==> inputs of build 28 <==
==> flow/design.v <==
module cpu #(  
	parameter ADDR_W = 12,
	parameter INST_W = 32,
	parameter DATA_W = 11
)(
    input                   i_clk,
    input                   i_rst_n,
    input                   i_i_valid_inst,  
    input  [ INST_W-1 : 0 ] i_i_inst,        
    input                   i_d_valid_data,  
    input  [ DATA_W-1 : 0 ] i_d_data,        
    output                  o_i_valid_addr,  
    output [ ADDR_W-1 : 0 ] o_i_addr,        
    output [ DATA_W-1 : 0 ] o_d_w_data,      
    output [ ADDR_W-1 : 0 ] o_d_w_addr,      
    output [ ADDR_W-1 : 0 ] o_d_r_addr,      
    output                  o_d_MemRead,     
    output                  o_d_MemWrite,    
    output                  o_finish
);
localparam ALU_ADD = 3'd0, ALU_SUB = 3'd1, ALU_XOR = 3'd2, ALU_OR = 3'd3,
           ALU_AND = 3'd4, ALU_SLL = 3'd5, ALU_SRL = 3'd6;
integer i;
reg  [ADDR_W-1:0] pc_r;
reg               o_i_valid_addr_r;
reg               branch_r;           
reg               stall_r;            
reg  [INST_W-1:0] hold_inst_r;
reg               done_r, done2_r, o_finish_r;
reg               rd_write_id_r, mem_read_id_r, mem_write_id_r, alu_src_id_r;
reg  [2:0]        alu_ctr_r;
reg  [4:0]        rs1_id_r, rs2_id_r, rd_id_r;
reg  [DATA_W-1:0] rs1_value_r, rs2_value_r;
reg  [ADDR_W-1:0] imm_r;
reg               rd_write_ex_r, mem_read_ex_r;
reg  [4:0]        rd_ex_r;
reg  [DATA_W-1:0] alu_out_r;
reg  [ADDR_W-1:0] o_d_addr_r;
reg  [DATA_W-1:0] o_d_data_r;
reg               o_d_MemRead_r, o_d_MemWrite_r;
reg               rd_write_mem_r, mem_read_mem_r;
reg  [4:0]        rd_mem_r;
reg  [DATA_W-1:0] alu_out_mem_r;
reg  [DATA_W-1:0] reg_file_r [1:31];
assign o_i_valid_addr = o_i_valid_addr_r;
assign o_i_addr       = pc_r;
assign o_d_w_addr     = o_d_addr_r;
assign o_d_r_addr     = o_d_addr_r;
assign o_d_w_data     = o_d_data_r;
assign o_d_MemRead    = o_d_MemRead_r;
assign o_d_MemWrite   = o_d_MemWrite_r;
assign o_finish       = o_finish_r;
wire [DATA_W-1:0] write_back_data = mem_read_mem_r ? i_d_data : alu_out_mem_r;
wire [INST_W-1:0] inst     = stall_r ? hold_inst_r : i_i_inst;
wire              id_valid = (stall_r | (i_i_valid_inst & ~branch_r)) & ~done_r;
wire [6:0] opcode = inst[6:0];
wire [4:0] rd     = inst[11:7];
wire [2:0] func_3 = inst[14:12];
wire [4:0] rs1    = inst[19:15];
wire [4:0] rs2    = inst[24:20];
wire [6:0] func_7 = inst[31:25];
wire [ADDR_W-1:0] imm_i = inst[31:20];
wire [ADDR_W-1:0] imm_s = {inst[31:25], inst[11:7]};
wire [ADDR_W-1:0] bta   = {inst[7], inst[30:25], inst[11:8], 1'b0};
wire op_ld  = (opcode == 7'b0000011);
wire op_sd  = (opcode == 7'b0100011);
wire op_br  = (opcode == 7'b1100011) && (func_3[2:1] == 2'b00);
wire op_imm = (opcode == 7'b0010011) && (func_3 != 3'b010) && (func_3 != 3'b011);
wire op_r   = (opcode == 7'b0110011) &&
              ((func_7 == 7'b0100000) ||
               ((func_7 == 7'b0000000) && (func_3 != 3'b001) && (func_3 != 3'b010) &&
                (func_3 != 3'b011) && (func_3 != 3'b101)));
wire op_eof = &inst;
wire use_rs1 = op_ld | op_sd | op_br | op_imm | op_r;
wire use_rs2 = op_sd | op_br | op_r;
wire wr_rd   = (op_ld | op_imm | op_r) && (rd != 5'd0);
reg [2:0] alu_ctr_w;
always @(*) begin
    alu_ctr_w = ALU_ADD;
    if (op_r && func_7[5]) alu_ctr_w = ALU_SUB;
    else if (op_r || op_imm) begin
        case (func_3)
            3'b100:  alu_ctr_w = ALU_XOR;
            3'b110:  alu_ctr_w = ALU_OR;
            3'b111:  alu_ctr_w = ALU_AND;
            3'b001:  alu_ctr_w = ALU_SLL;
            3'b101:  alu_ctr_w = ALU_SRL;
            default: alu_ctr_w = ALU_ADD;
        endcase
    end
end
reg [DATA_W-1:0] rs1_value, rs2_value;
always @(*) begin
    if (rs1 == 5'd0)                               rs1_value = 0;
    else if (rd_write_ex_r && !mem_read_ex_r && rd_ex_r == rs1) rs1_value = alu_out_r;
    else if (rd_write_mem_r && rd_mem_r == rs1)    rs1_value = write_back_data;
    else                                           rs1_value = reg_file_r[rs1];
    if (rs2 == 5'd0)                               rs2_value = 0;
    else if (rd_write_ex_r && !mem_read_ex_r && rd_ex_r == rs2) rs2_value = alu_out_r;
    else if (rd_write_mem_r && rd_mem_r == rs2)    rs2_value = write_back_data;
    else                                           rs2_value = reg_file_r[rs2];
end
wire hit_id1  = use_rs1 && (rs1 != 5'd0) && (rs1 == rd_id_r);
wire hit_id2  = use_rs2 && (rs2 != 5'd0) && (rs2 == rd_id_r);
wire hit_ex1  = use_rs1 && (rs1 != 5'd0) && (rs1 == rd_ex_r);
wire hit_ex2  = use_rs2 && (rs2 != 5'd0) && (rs2 == rd_ex_r);
wire stall_w  = id_valid && (
                  (rd_write_id_r && mem_read_id_r && (hit_id1 || hit_id2)) ||       
                  (op_br && rd_write_id_r && (hit_id1 || hit_id2)) ||               
                  (op_br && rd_write_ex_r && mem_read_ex_r && (hit_ex1 || hit_ex2)));  
wire issue    = id_valid && !stall_w;
wire br_taken = issue && op_br && ((rs1_value == rs2_value) ^ func_3[0]);
wire [ADDR_W-1:0] id_pc = pc_r - 4;
reg [DATA_W-1:0] alu_in_1, alu_in_2;
always @(*) begin
    if (rd_write_ex_r && rd_ex_r == rs1_id_r)         alu_in_1 = alu_out_r;
    else if (rd_write_mem_r && rd_mem_r == rs1_id_r)  alu_in_1 = write_back_data;
    else                                              alu_in_1 = rs1_value_r;
    if (rd_write_ex_r && rd_ex_r == rs2_id_r)         alu_in_2 = alu_out_r;
    else if (rd_write_mem_r && rd_mem_r == rs2_id_r)  alu_in_2 = write_back_data;
    else                                              alu_in_2 = rs2_value_r;
end
wire [ADDR_W-1:0] opb  = alu_src_id_r ? imm_r : {alu_in_2[DATA_W-1], alu_in_2};
wire [ADDR_W-1:0] sum  = {alu_in_1[DATA_W-1], alu_in_1} + opb;
reg  [DATA_W-1:0] alu_out_w;
always @(*) begin
    case (alu_ctr_r)
        ALU_SUB: alu_out_w = alu_in_1 - alu_in_2;
        ALU_XOR: alu_out_w = alu_in_1 ^ opb[DATA_W-1:0];
        ALU_OR:  alu_out_w = alu_in_1 | opb[DATA_W-1:0];
        ALU_AND: alu_out_w = alu_in_1 & opb[DATA_W-1:0];
        ALU_SLL: alu_out_w = alu_in_1 << opb[4:0];
        ALU_SRL: alu_out_w = alu_in_1 >> opb[4:0];
        default: alu_out_w = sum[DATA_W-1:0];
    endcase
end
always @(posedge i_clk or negedge i_rst_n) begin
    if (~i_rst_n) begin
        pc_r             <= 0;
        o_i_valid_addr_r <= 0;
        branch_r         <= 0;
        stall_r          <= 0;
        hold_inst_r      <= 0;
        done_r           <= 0;
        done2_r          <= 0;
        o_finish_r       <= 0;
        rd_write_id_r    <= 0;
        mem_read_id_r    <= 0;
        mem_write_id_r   <= 0;
        alu_src_id_r     <= 0;
        alu_ctr_r        <= 0;
        rs1_id_r         <= 0;
        rs2_id_r         <= 0;
        rd_id_r          <= 0;
        rs1_value_r      <= 0;
        rs2_value_r      <= 0;
        imm_r            <= 0;
        rd_write_ex_r    <= 0;
        mem_read_ex_r    <= 0;
        rd_ex_r          <= 0;
        alu_out_r        <= 0;
        o_d_addr_r       <= 0;
        o_d_data_r       <= 0;
        o_d_MemRead_r    <= 0;
        o_d_MemWrite_r   <= 0;
        rd_write_mem_r   <= 0;
        mem_read_mem_r   <= 0;
        rd_mem_r         <= 0;
        alu_out_mem_r    <= 0;
        for (i = 1; i < 32; i = i + 1)
            reg_file_r[i] <= 0;
    end else begin
        o_i_valid_addr_r <= 1'b1;
        if (br_taken)
            pc_r <= id_pc + bta;
        else if (o_i_valid_addr_r && !stall_w)
            pc_r <= pc_r + 4;
        branch_r    <= br_taken;
        stall_r     <= stall_w;
        hold_inst_r <= inst;
        if (issue && op_eof) done_r <= 1'b1;
        done2_r    <= done_r;
        o_finish_r <= done2_r;
        rd_write_id_r  <= issue && wr_rd;
        mem_read_id_r  <= issue && op_ld;
        mem_write_id_r <= issue && op_sd;
        alu_src_id_r   <= !op_r;
        alu_ctr_r      <= alu_ctr_w;
        rs1_id_r       <= use_rs1 ? rs1 : 5'd0;
        rs2_id_r       <= use_rs2 ? rs2 : 5'd0;
        rd_id_r        <= wr_rd ? rd : 5'd0;
        rs1_value_r    <= rs1_value;
        rs2_value_r    <= rs2_value;
        imm_r          <= op_sd ? imm_s : imm_i;
        rd_write_ex_r  <= rd_write_id_r;
        mem_read_ex_r  <= mem_read_id_r;
        rd_ex_r        <= rd_id_r;
        alu_out_r      <= alu_out_w;
        o_d_addr_r     <= sum;
        o_d_data_r     <= alu_in_2;
        o_d_MemRead_r  <= mem_read_id_r;
        o_d_MemWrite_r <= mem_write_id_r;
        rd_write_mem_r <= rd_write_ex_r;
        mem_read_mem_r <= mem_read_ex_r;
        rd_mem_r       <= rd_ex_r;
        alu_out_mem_r  <= alu_out_r;
        if (rd_write_mem_r)
            reg_file_r[rd_mem_r] <= write_back_data;
    end
end
endmodule
==> flow/run.sh <==
#!/bin/bash
# the make line also repeats each setting of config.mk as NAME=value (left out here)
make -C /OpenROAD-flow-scripts/flow DESIGN_CONFIG=/design/flow/config.mk WORK_HOME=/design/flow/orfs CLKGATE_MAP_FILE= finish
==> flow/config.mk <==
export PLATFORM = sky130hd
export DESIGN_NAME = cpu
export DESIGN_NICKNAME = cpu
export VERILOG_FILES = /design/flow/design.v
export SDC_FILE = /design/flow/constraint.sdc
export NUM_CORES = 4
export LEC_CHECK = 0
export CAP_MARGIN = 20
export CORE_MARGIN = 2
export CORE_UTILIZATION = 40
export SLEW_MARGIN = 20
==> flow/constraint.sdc <==
create_clock -name core_clock -period 7.66 [get_ports {i_clk}]
set_input_delay 1.5320 -clock core_clock [delete_from_list [all_inputs] [get_ports {i_clk}]]
set_output_delay 1.5320 -clock core_clock [all_outputs]
set_load 0.01 [all_outputs]
==> inputs of build 21, as changes to build 28 <==
--- a/flow/config.mk
+++ b/flow/config.mk
@@ -6,6 +6,13 @@
 export NUM_CORES = 4
 export LEC_CHECK = 0
+export ABC_AREA = 0
 export CAP_MARGIN = 20
+export CELL_PAD_IN_SITES_GLOBAL_PLACEMENT = 0
 export CORE_MARGIN = 2
-export CORE_UTILIZATION = 40
+export CORE_UTILIZATION = 58
+export CTS_CLUSTER_DIAMETER = 186
+export GPL_ROUTABILITY_DRIVEN = 0
+export GPL_TIMING_DRIVEN = 1
+export MAX_ROUTING_LAYER = met4
+export PLACE_DENSITY = 0.52
 export SLEW_MARGIN = 20
==> flow/constraint.sdc (replaced) <==
create_clock -name core_clock -period 4.77 [get_ports {i_clk}]
set_input_delay 0.9540 -clock core_clock [delete_from_list [all_inputs] [get_ports {i_clk}]]
set_output_delay 0.9540 -clock core_clock [all_outputs]
set_load 0.01 [all_outputs]
==> inputs of trial 95, as changes to build 28 <==
--- a/flow/config.mk
+++ b/flow/config.mk
@@ -8,4 +8,7 @@
 export CAP_MARGIN = 20
 export CORE_MARGIN = 2
-export CORE_UTILIZATION = 40
+export CORE_UTILIZATION = 72
+export CTS_CLUSTER_SIZE = 10
+export SETUP_SLACK_MARGIN = 1.11
 export SLEW_MARGIN = 20
+export TNS_END_PERCENT = 10
==> flow/constraint.sdc (replaced) <==
create_clock -name core_clock -period 3.71 [get_ports {i_clk}]
set_input_delay 0.7420 -clock core_clock [delete_from_list [all_inputs] [get_ports {i_clk}]]
set_output_delay 0.7420 -clock core_clock [all_outputs]
set_load 0.01 [all_outputs]
==> notes <==
In build 28 the via count is lower than in build 21, by 11%.
Between build 28 and build 21, the lower design area is in build 28 (gap about 8%, measured against build 21).
In build 21 the clock skew is higher than in build 28, by 8.4 ps.
Trial 95 failed in 5_1_grt. Build 21 finished with negative setup slack left. Build 28 completed with no timing, DRC or antenna violations.
In build 28 the count of clock-buffer cells in the layout is higher than in build 21, by 8.
Flip-flop count is the same in build 28 and build 21.
In build 21 the clock power is higher than in build 28, by 50%.
Against build 28, the register-to-register slack of build 21 is worse by 1800 ps.
In area after synthesis, build 28 and build 21 do not differ.
==> figures <==
metric                                                         build 28                trial 95              build 21
Outcome                                no timing/DRC/antenna violations  stopped before the end       failed layout checks
Failing step                                                          -                 5_1_grt                     -
Violated checks                                                       -                       -  negative setup slack
Tool Warnings                                                        45                       -                    44
Multi-input logic cell count                                       2336                       -                  2336
Critical-path top delay cell                                    o31ai_1                       -                nor4_1
Non-CTS inverters                                                   119                       -                   119
Sequential cell fraction of total power                           37.1%                       -                 36.9%
Number of cell rows                                                  98                      73                    81
Worst r2r src                                               rd_mem_r[3]                       -               stall_r
Cell Int Power                                                0.00530 W                       -             0.00851 W
Critical Setup Path Class                                     in -> reg                       -             in -> reg
Worst hold path endpoint                                     o_finish_r                       -            o_finish_r
Reported combinational group power                            0.00211 W                       -             0.00377 W
Routability congestion estimate from global placement              1.05                    1.45                     -
Number of cells on the critical path                                 14                       -                    18
Number of vias per cell                                            6.45                       -                  7.15
Biggest consumer                                       sequential cells                       -      sequential cells
Post-Place Worst Slack                                           996 ps                -1580 ps               -826 ps
Power figures rest on the tool's default switching activity, not on a simulated workload.
